==> flow/design.v (excerpt) <==
module JAM (
input CLK,
input RST,
output reg [2:0] W,
output reg [2:0] J,
input [6:0] Cost,
output reg [3:0] MatchCount,
output reg [9:0] MinCost,
output reg Valid );
reg [2:0] n_state;
reg [2:0] c_state;
reg [2:0] max_index;
reg [2:0] max;
reg [2:0] sortlist [0:7];
reg directions [0:7];
reg sortable;
reg [2:0] list_index;
reg [9:0] cost_sum;
reg [9:0] cost_min;
parameter IDLE          = 3'd0,
          CAL_COST      = 3'd1,
          MIN_CONFIRM   = 3'd2,
          MOVE          = 3'd3,
          FIN           = 3'd4
;
always@(posedge CLK or posedge RST) begin
    if (RST) c_state <= IDLE;
    else c_state <= n_state;
end
always@(*) begin
    case(c_state)
        IDLE : n_state = CAL_COST;
        CAL_COST : n_state = (W == 3'd7) ? MIN_CONFIRM : c_state;
        MIN_CONFIRM : n_state = MOVE;
        MOVE : n_state = (sortable == 1'b0) ? FIN : CAL_COST;
        default : n_state = c_state;
    endcase
end
always @(posedge CLK or posedge RST) begin
    if(RST) list_index <= 3'd0;
    else if(n_state == CAL_COST) list_index <= list_index + 3'd1;
    else list_index <= 3'd0;
end
always @(posedge CLK or posedge RST) begin
    if(RST)begin
        sortlist[0] <= 3'd0;
        sortlist[1] <= 3'd1;
        sortlist[2] <= 3'd2;
        sortlist[3] <= 3'd3;
        sortlist[4] <= 3'd4;
        sortlist[5] <= 3'd5;
        sortlist[6] <= 3'd6;
        sortlist[7] <= 3'd7;
    end
    else if(c_state == MOVE && sortable == 1'b1)begin
        if(directions[sortlist[max_index]] == 1'b0)begin
            sortlist[max_index] <= sortlist[max_index-1];
            sortlist[max_index-1] <= sortlist[max_index];
        end
        else if(directions[sortlist[max_index]] == 1'b1)begin
            sortlist[max_index] <= sortlist[max_index+1];
            sortlist[max_index+1] <= sortlist[max_index];
        end
    end
end
always @(posedge CLK or posedge RST) begin
    if(RST)begin
        directions[0] <= 1'b0;
        directions[1] <= 1'b0;
        directions[2] <= 1'b0;
        directions[3] <= 1'b0;
        directions[4] <= 1'b0;
        directions[5] <= 1'b0;
        directions[6] <= 1'b0;
        directions[7] <= 1'b0;
    end
    else if(c_state == MOVE && sortable == 1'b1)begin
  ...
export LEC_CHECK = 0
export CAP_MARGIN = 20
export CORE_ASPECT_RATIO = 1.39
export CORE_MARGIN = 2
export CORE_UTILIZATION = 40
export SLEW_MARGIN = 5
export TNS_END_PERCENT = 90
create_clock -name core_clock -period 14.8 [get_ports {CLK}]
run.sh (not shown) runs the stock make flow with config.mk's settings and CLKGATE_MAP_FILE=.
Next try:
- CORE_ASPECT_RATIO: 1.39 -> not set
- SLEW_MARGIN: 5 -> 20
- TNS_END_PERCENT: 90 -> not set
- clock period: 14.8 -> 15.5 ns (I/O delays scaled with it)
Effect: Wire length went down by 10%; sequential power decreases by about 5%; hold slack hardly moves; maximum frequency fell by 4.7%; worst setup slack improves by 11 ps; combinational power is lower by about 8%; power came out lower by 4.9%; die area is about the same.
Next try:
- CORE_UTILIZATION: 40 -> 67
- clock period: 15.5 -> 12.8 ns (I/O delays scaled with it)
Now the flow stopped in 5_1_grt.
Synthesized cell count is unchanged.
Die area drops by well over a third.
Synthesized area stays the same.
Next try:
- ABC_AREA: not set -> 1
- CORE_UTILIZATION: 67 -> 65
- TNS_END_PERCENT: not set -> 5
- clock period: 12.8 -> 11.7 ns (I/O delays scaled with it)
Effect:
- The changed run ran to the end with no violations
- die area climbs by 0.66%
- synthesized area fell by 2.3%
- synthesized cell count climbs by 19%


## run 1
Starting RTL as in the previous note.
==> flow/design.v (excerpt) <==
module JAM (
input CLK,
input RST,
output reg [2:0] W,
output reg [2:0] J,
input [6:0] Cost,
output reg [3:0] MatchCount,
output reg [9:0] MinCost,
output reg Valid );
Settings: LEC_CHECK=0, CAP_MARGIN=20, CORE_MARGIN=6, CORE_UTILIZATION=61, CTS_CLUSTER_SIZE=37, GPL_TIMING_DRIVEN=0, SLEW_MARGIN=10; clock period 16.0 ns.
What run 2 does differently from run 1 at the input level:
- SLEW_MARGIN changed from 10 to 20
- CTS_CLUSTER_SIZE removed (was 37)
- CORE_MARGIN changed from 6 to 2
- GPL_TIMING_DRIVEN removed (was 0)
- the clock period (ns, I/O delays scaled along) changed from 16.0 to 8.65
## What came out
Status: run 2 FAILED at 5_1_grt (tool error)
On Yosys chip area, run 1 and run 2 are neck and neck.
The count of cells resized by post-cts repair in run 2 is 3.2 times that in run 1.
Vertical extent of the die in run 2 is 5.9% lower than in run 1
Compared with run 1, run 2 shows a lower area enclosed by the die boundary.
Setup changes, run 2 to run 3
- ABC_AREA newly set to 1
- CORE_UTILIZATION changed from 61 to 65
- the clock period (ns, I/O delays scaled along) changed from 8.65 to 15.4
Results
Run 3: no failed stages, no open violations at the end
Re post-synthesis cell area: run 2 was higher than run 3.
In the metrics for run 3 and run 2, the one carrying the lower vertical extent of the die is run 3.
Compared with run 2, run 3 shows a lower mean post-synth cell area.
Final weighted congestion in routability-driven placement sits lower in run 3 than in run 2.
Compared with run 2, run 3 shows a lower portion of netlist area occupied by mux cells.
Synthesized instance count: run 3 and run 2 compared, lower one is run 2
Relative to run 3, the following input files were edited for run 4:
- putting HOLD_SLACK_MARGIN at -0.1 where nothing was set
- putting SETUP_SLACK_MARGIN at -0.69 where nothing was set
- clearing ABC_AREA, which used to be 1
- putting TNS_END_PERCENT at 5 where nothing was set
- swapping 15.4 for 11.4 in the clock period (ns, I/O delays scaled along)
==> results <==
Comparing run 4 and run 3, the lower quantity of gates resized following cts was measured on run 3.
Delta (run 4 minus run 3): count of mapped cells out of synthesis fell 217; die area picked up an extra 340 sq um; post-placement cell area picked up an extra 24%; chip area estimate from yosys synthesis +2.4%.
Of run 3 and run 4, only run 3 finishes the flow clean.
Run 4 is listed as incomplete: the tool reported an error in 5_1_grt and the run ended there.


JAM again, from the RTL that the note above started with.
Settings: LEC_CHECK=0, ABC_AREA=1, CAP_MARGIN=20, CORE_MARGIN=2, CORE_UTILIZATION=72, CTS_CLUSTER_DIAMETER=148, CTS_CLUSTER_SIZE=99, SETUP_SLACK_MARGIN=-0.67, SLEW_MARGIN=20; clock period 8.14 ns.
The first run did not get past 4_1_cts with DPL-0038.
Rerun with:
Settings changed: ABC_AREA 1 to default, CORE_UTILIZATION 72 to 63, CTS_CLUSTER_DIAMETER 148 to default, CTS_CLUSTER_SIZE 99 to default, SETUP_SLACK_MARGIN -0.67 to default.
Clock period 8.14 ns to 15.0 ns, I/O delays scaled along.
What happened:
- The new run finished with timing, DRC and antenna clean
- synthesized area climbs by 2.4%
- die area is higher by about 16%
- synthesized cell count fell by 16%


The RTL this note starts from:
==> flow/design.v <==
module JAM (
input CLK,
input RST,
output reg [2:0] W,
output reg [2:0] J,
input [6:0] Cost,
output reg [3:0] MatchCount,
output reg [9:0] MinCost,
output reg Valid );
reg [2:0] n_state;
reg [2:0] c_state;
reg [2:0] max_index;
reg [2:0] max;
reg [2:0] sortlist [0:7];
reg directions [0:7];
reg sortable;
reg [2:0] list_index;
reg [9:0] cost_sum;
reg [9:0] cost_min;
parameter IDLE          = 3'd0,
          CAL_COST      = 3'd1,
          MIN_CONFIRM   = 3'd2,
          MOVE          = 3'd3,
          FIN           = 3'd4
;
always@(posedge CLK or posedge RST) begin
    if (RST) c_state <= IDLE;
    else c_state <= n_state;
end
always@(*) begin
    case(c_state)
        IDLE : n_state = CAL_COST;
        CAL_COST : n_state = (W == 3'd7) ? MIN_CONFIRM : c_state;
        MIN_CONFIRM : n_state = MOVE;
        MOVE : n_state = (sortable == 1'b0) ? FIN : CAL_COST;
        default : n_state = c_state;
    endcase
end
always @(posedge CLK or posedge RST) begin
    if(RST) list_index <= 3'd0;
    else if(n_state == CAL_COST) list_index <= list_index + 3'd1;
    else list_index <= 3'd0;
end
always @(posedge CLK or posedge RST) begin
    if(RST)begin
        sortlist[0] <= 3'd0;
        sortlist[1] <= 3'd1;
        sortlist[2] <= 3'd2;
        sortlist[3] <= 3'd3;
        sortlist[4] <= 3'd4;
        sortlist[5] <= 3'd5;
        sortlist[6] <= 3'd6;
        sortlist[7] <= 3'd7;
    end
    else if(c_state == MOVE && sortable == 1'b1)begin
        if(directions[sortlist[max_index]] == 1'b0)begin
            sortlist[max_index] <= sortlist[max_index-1];
            sortlist[max_index-1] <= sortlist[max_index];
        end
        else if(directions[sortlist[max_index]] == 1'b1)begin
            sortlist[max_index] <= sortlist[max_index+1];
            sortlist[max_index+1] <= sortlist[max_index];
        end
    end
end
always @(posedge CLK or posedge RST) begin
    if(RST)begin
        directions[0] <= 1'b0;
        directions[1] <= 1'b0;
        directions[2] <= 1'b0;
        directions[3] <= 1'b0;
        directions[4] <= 1'b0;
        directions[5] <= 1'b0;
        directions[6] <= 1'b0;
        directions[7] <= 1'b0;
    end
    else if(c_state == MOVE && sortable == 1'b1)begin
        directions[sortlist[0]] <= (sortlist[max_index] < sortlist[0]) ? ~directions[sortlist[0]] : directions[sortlist[0]];
        directions[sortlist[1]] <= (sortlist[max_index] < sortlist[1]) ? ~directions[sortlist[1]] : directions[sortlist[1]];
        directions[sortlist[2]] <= (sortlist[max_index] < sortlist[2]) ? ~directions[sortlist[2]] : directions[sortlist[2]];
        directions[sortlist[3]] <= (sortlist[max_index] < sortlist[3]) ? ~directions[sortlist[3]] : directions[sortlist[3]];
        directions[sortlist[4]] <= (sortlist[max_index] < sortlist[4]) ? ~directions[sortlist[4]] : directions[sortlist[4]];
        directions[sortlist[5]] <= (sortlist[max_index] < sortlist[5]) ? ~directions[sortlist[5]] : directions[sortlist[5]];
        directions[sortlist[6]] <= (sortlist[max_index] < sortlist[6]) ? ~directions[sortlist[6]] : directions[sortlist[6]];
        directions[sortlist[7]] <= (sortlist[max_index] < sortlist[7]) ? ~directions[sortlist[7]] : directions[sortlist[7]];
    end
end
always @(*) begin
    begin
        max_index = 3'd0;
        max = 3'd0;
        if(max < sortlist[0] && (directions[sortlist[0]] == 1'b1 && sortlist[0] > sortlist[1]))begin
            max = sortlist[0];
            max_index = 3'd0;
        end
        if(max < sortlist[1] &&((directions[sortlist[1]] == 1'b0 && sortlist[1] > sortlist[0])||(directions[sortlist[1]] == 1'b1 && sortlist[1] > sortlist[2])))begin
            max = sortlist[1];
            max_index = 3'd1;
        end
        if(max < sortlist[2] &&((directions[sortlist[2]] == 1'b0 && sortlist[2] > sortlist[1])||(directions[sortlist[2]] == 1'b1 && sortlist[2] > sortlist[3])))begin
            max = sortlist[2];
            max_index = 3'd2;
        end
        if(max < sortlist[3] &&((directions[sortlist[3]] == 1'b0 && sortlist[3] > sortlist[2])||(directions[sortlist[3]] == 1'b1 && sortlist[3] > sortlist[4])))begin
            max = sortlist[3];
            max_index = 3'd3;
        end
        if(max < sortlist[4] &&((directions[sortlist[4]] == 1'b0 && sortlist[4] > sortlist[3])||(directions[sortlist[4]] == 1'b1 && sortlist[4] > sortlist[5])))begin
            max = sortlist[4];
            max_index = 3'd4;
        end
        if(max < sortlist[5] &&((directions[sortlist[5]] == 1'b0 && sortlist[5] > sortlist[4])||(directions[sortlist[5]] == 1'b1 && sortlist[5] > sortlist[6])))begin
            max = sortlist[5];
            max_index = 3'd5;
        end
        if(max < sortlist[6] &&((directions[sortlist[6]] == 1'b0 && sortlist[6] > sortlist[5])||(directions[sortlist[6]] == 1'b1 && sortlist[6] > sortlist[7])))begin
            max = sortlist[6];
            max_index = 3'd6;
        end
        if(max < sortlist[7] &&((directions[sortlist[7]] == 1'b0 && sortlist[7] > sortlist[6])))begin
            max = sortlist[7];
            max_index = 3'd7;
        end
    end
end
always @(*) begin
    sortable = 1'b0;
    sortable = ( directions[sortlist[0]] == 1'b1 && sortlist[0] > sortlist[1]) ? 1'b1 : sortable;
    sortable = ((directions[sortlist[1]] == 1'b0 && sortlist[1] > sortlist[0])||(directions[sortlist[1]] == 1'b1 && sortlist[1] > sortlist[2])) ? 1'b1 : sortable;
    sortable = ((directions[sortlist[2]] == 1'b0 && sortlist[2] > sortlist[1])||(directions[sortlist[2]] == 1'b1 && sortlist[2] > sortlist[3])) ? 1'b1 : sortable;
    sortable = ((directions[sortlist[3]] == 1'b0 && sortlist[3] > sortlist[2])||(directions[sortlist[3]] == 1'b1 && sortlist[3] > sortlist[4])) ? 1'b1 : sortable;
    sortable = ((directions[sortlist[4]] == 1'b0 && sortlist[4] > sortlist[3])||(directions[sortlist[4]] == 1'b1 && sortlist[4] > sortlist[5])) ? 1'b1 : sortable;
    sortable = ((directions[sortlist[5]] == 1'b0 && sortlist[5] > sortlist[4])||(directions[sortlist[5]] == 1'b1 && sortlist[5] > sortlist[6])) ? 1'b1 : sortable;
    sortable = ((directions[sortlist[6]] == 1'b0 && sortlist[6] > sortlist[5])||(directions[sortlist[6]] == 1'b1 && sortlist[6] > sortlist[7])) ? 1'b1 : sortable;
    sortable = ( directions[sortlist[7]] == 1'b0 && sortlist[7] > sortlist[6]) ? 1'b1 : sortable;
end
always @(posedge CLK or posedge RST) begin
    if(RST) W <= 3'd0;
    else if(c_state == CAL_COST) W <= list_index;
end
always @(*) begin
    J = sortlist[W];
end
always @(posedge CLK or posedge RST) begin
    if(RST) cost_sum <= 10'd0;
    else if(c_state == CAL_COST) cost_sum <= cost_sum + Cost;
    else cost_sum <= 10'd0;
end
always @(posedge CLK or posedge RST) begin
    if(RST) cost_min <= 10'd1023;
    else if(c_state == MIN_CONFIRM) cost_min <= (cost_min > cost_sum) ? cost_sum : cost_min;
end
always @(posedge CLK or posedge RST) begin
    if(RST) MinCost <= 10'd0;
    else if(c_state == FIN) MinCost <= cost_min;
end
always @(posedge CLK or posedge RST) begin
    if(RST) MatchCount <= 4'd0;
    else if(c_state == MIN_CONFIRM)begin
        if(cost_min > cost_sum) MatchCount <= 4'd1;
        else if(cost_min == cost_sum) MatchCount <= MatchCount + 4'd1;
    end
end
always @(posedge CLK or posedge RST) begin
    if(RST) Valid <= 1'b0;
    else if(c_state == FIN) Valid <= 1'b1;
end
endmodule
clock: 6.24 ns
lec_check: 0
cap_margin: 5
core_margin: 2
core_utilization: 72
cts_cluster_size: 21
place_density: 0.4
setup_slack_margin: 1.82
slew_margin: 20
The first run failed in 4_1_cts, error DPL-0038.
==> next run, changes <==
CAP_MARGIN = 20   (was 5)
CORE_UTILIZATION = 66   (was 72)
CTS_CLUSTER_SIZE = default   (was 21)
PLACE_DENSITY = default   (was 0.4)
SETUP_SLACK_MARGIN = default   (was 1.82)
clock period = 12.8 ns   (was 6.24 ns; I/O delays follow)
Result:
- This time the run ended with an error in 5_1_grt
- synthesized area does not change
- die size rose by 8.8%
- synthesized cell count is unchanged
==> next run, changes <==
CORE_UTILIZATION = 72   (was 66)
PLACE_DENSITY_LB_ADDON = 0.0   (was default)
SETUP_SLACK_MARGIN = 1.82   (was default)
clock period = 6.24 ns   (was 12.8 ns; I/O delays follow)
With this change the flow aborted during 4_1_cts.
Area after synthesis stays the same.
Die area fell by about 8%.
Synthesized cell count is unchanged.


// JAM: RTL as listed in full above, without the edits since
clock: 16.0 ns
lec_check: 0
abc_area: 1
cap_margin: 20
cell_pad_in_sites_global_placement: 2
core_aspect_ratio: 0.5
core_margin: 2
core_utilization: 40
cts_cluster_diameter: 258
cts_cluster_size: 98
place_density: 0.85
slew_margin: 20
==> next run, changes <==
- ABC_AREA: 1 -> default
- CELL_PAD_IN_SITES_GLOBAL_PLACEMENT: 2 -> default
- CORE_ASPECT_RATIO: 0.5 -> 0.57
- CORE_MARGIN: 2 -> 10
- CTS_CLUSTER_DIAMETER: 258 -> default
- CTS_CLUSTER_SIZE: 98 -> default
- PLACE_DENSITY: 0.85 -> default
Final area rises by 7.1%.
Non-clock buffer count rises by 55.
Clock-buffer cell count does not change.
Die size rises by 25%.
Via count rises by 0.88%.
Sequential share of layout area falls by 1.3 points.
Synthesized cell count falls by 16%.
Wire length rises by 9.0%.
==> next run, changes <==
- ABC_AREA: default -> 0
- CELL_PAD_IN_SITES_GLOBAL_PLACEMENT: default -> 2
- CORE_ASPECT_RATIO: 0.57 -> 0.5
- CORE_MARGIN: 10 -> 2
- CORE_UTILIZATION: 40 -> 27
- CTS_CLUSTER_DIAMETER: default -> 258
- CTS_CLUSTER_SIZE: default -> 98
- PLACE_DENSITY: default -> 0.85
Outcome: The changed run went through all stages and came out clean. Final area climbs by 1.5%. Routed wire length drops by 1.9%. Final cell count climbs by 9.4%. Total power drops by 1.6%. Non-clock buffer count does not change. Register-to-register slack gets better by 0.23 ns. Worst hold slack gets worse by 0.029 ns. Clock-buffer cell count stays the same.
==> next run, changes <==
- ABC_AREA: 0 -> default
- CELL_PAD_IN_SITES_GLOBAL_PLACEMENT: 2 -> 1
- CORE_ASPECT_RATIO: 0.5 -> default
- CORE_MARGIN: 2 -> 6
- CORE_UTILIZATION: 27 -> 61
- CTS_CLUSTER_DIAMETER: 258 -> 237
- CTS_CLUSTER_SIZE: 98 -> 37
- GPL_ROUTABILITY_DRIVEN: default -> 0
- GPL_TIMING_DRIVEN: default -> 0
- MAX_ROUTING_LAYER: default -> met4
- PLACE_DENSITY: 0.85 -> default
- PLACE_DENSITY_LB_ADDON: default -> 0.17
Effect: The changed run finished with timing, DRC and antenna clean; via count is higher by 4.5%; sequential power is lower by about 5%; wire length is lower by 5.4%; power hardly moves; final area is lower by 0.95%; register-to-register slack got worse by 0.27 ns; core utilization is higher by 40 points; worst hold slack improved by 0.040 ns; sequential share of layout area is higher by 0.24 points; synthesized cell count is unchanged.
==> next run, changes <==
- ABC_AREA: default -> 0
- CELL_PAD_IN_SITES_GLOBAL_PLACEMENT: 1 -> 2
- CORE_ASPECT_RATIO: default -> 0.5
- CORE_MARGIN: 6 -> 2
- CORE_UTILIZATION: 61 -> 40
- CTS_CLUSTER_DIAMETER: 237 -> 258
- CTS_CLUSTER_SIZE: 37 -> 98
- GPL_ROUTABILITY_DRIVEN: 0 -> default
- GPL_TIMING_DRIVEN: 0 -> default
- MAX_ROUTING_LAYER: met4 -> default
- PLACE_DENSITY: default -> 0.41
- PLACE_DENSITY_LB_ADDON: 0.17 -> default
- TNS_END_PERCENT: default -> 5
Effect:
- The changed run finished with timing, DRC and antenna clean
- non-clock buffer count fell by 35
- sequential share of layout area is higher by 0.15 points
- wire length goes up by 7.6%
- final area decreases by 0.96%
- worst setup slack improves by 0.24 ns
- global-route usage shrinks by 8.2 points
- power is lower by 2.0%
- die size came out higher by about 34%
- utilization is lower by 26 points
- cell count increases by 6.2%
- worst hold slack is worse by 0.016 ns
==> next run, changes <==
- ABC_AREA: 0 -> default
- CELL_PAD_IN_SITES_GLOBAL_PLACEMENT: 2 -> default
- CORE_ASPECT_RATIO: 0.5 -> default
- CORE_MARGIN: 2 -> 6
- CORE_UTILIZATION: 40 -> 61
- CTS_CLUSTER_DIAMETER: 258 -> default
- CTS_CLUSTER_SIZE: 98 -> 37
- GPL_TIMING_DRIVEN: default -> 0
- HOLD_SLACK_MARGIN: default -> 0.2
- MAX_ROUTING_LAYER: default -> met4
- PLACE_DENSITY: 0.41 -> default
- PLACE_DENSITY_LB_ADDON: default -> 0.17
- SLEW_MARGIN: 20 -> 10
- TNS_END_PERCENT: 5 -> default
Effect: Cell count shrinks by 6.0%; die size came out lower by 25%; setup slack degrades by 0.46 ns; global-route usage grows by 10 points; routed wire length went down by 3.1%; clock power is about the same; power came out higher by 2.0%.
No activity file was given, so power comes from the tool's default toggle rates.
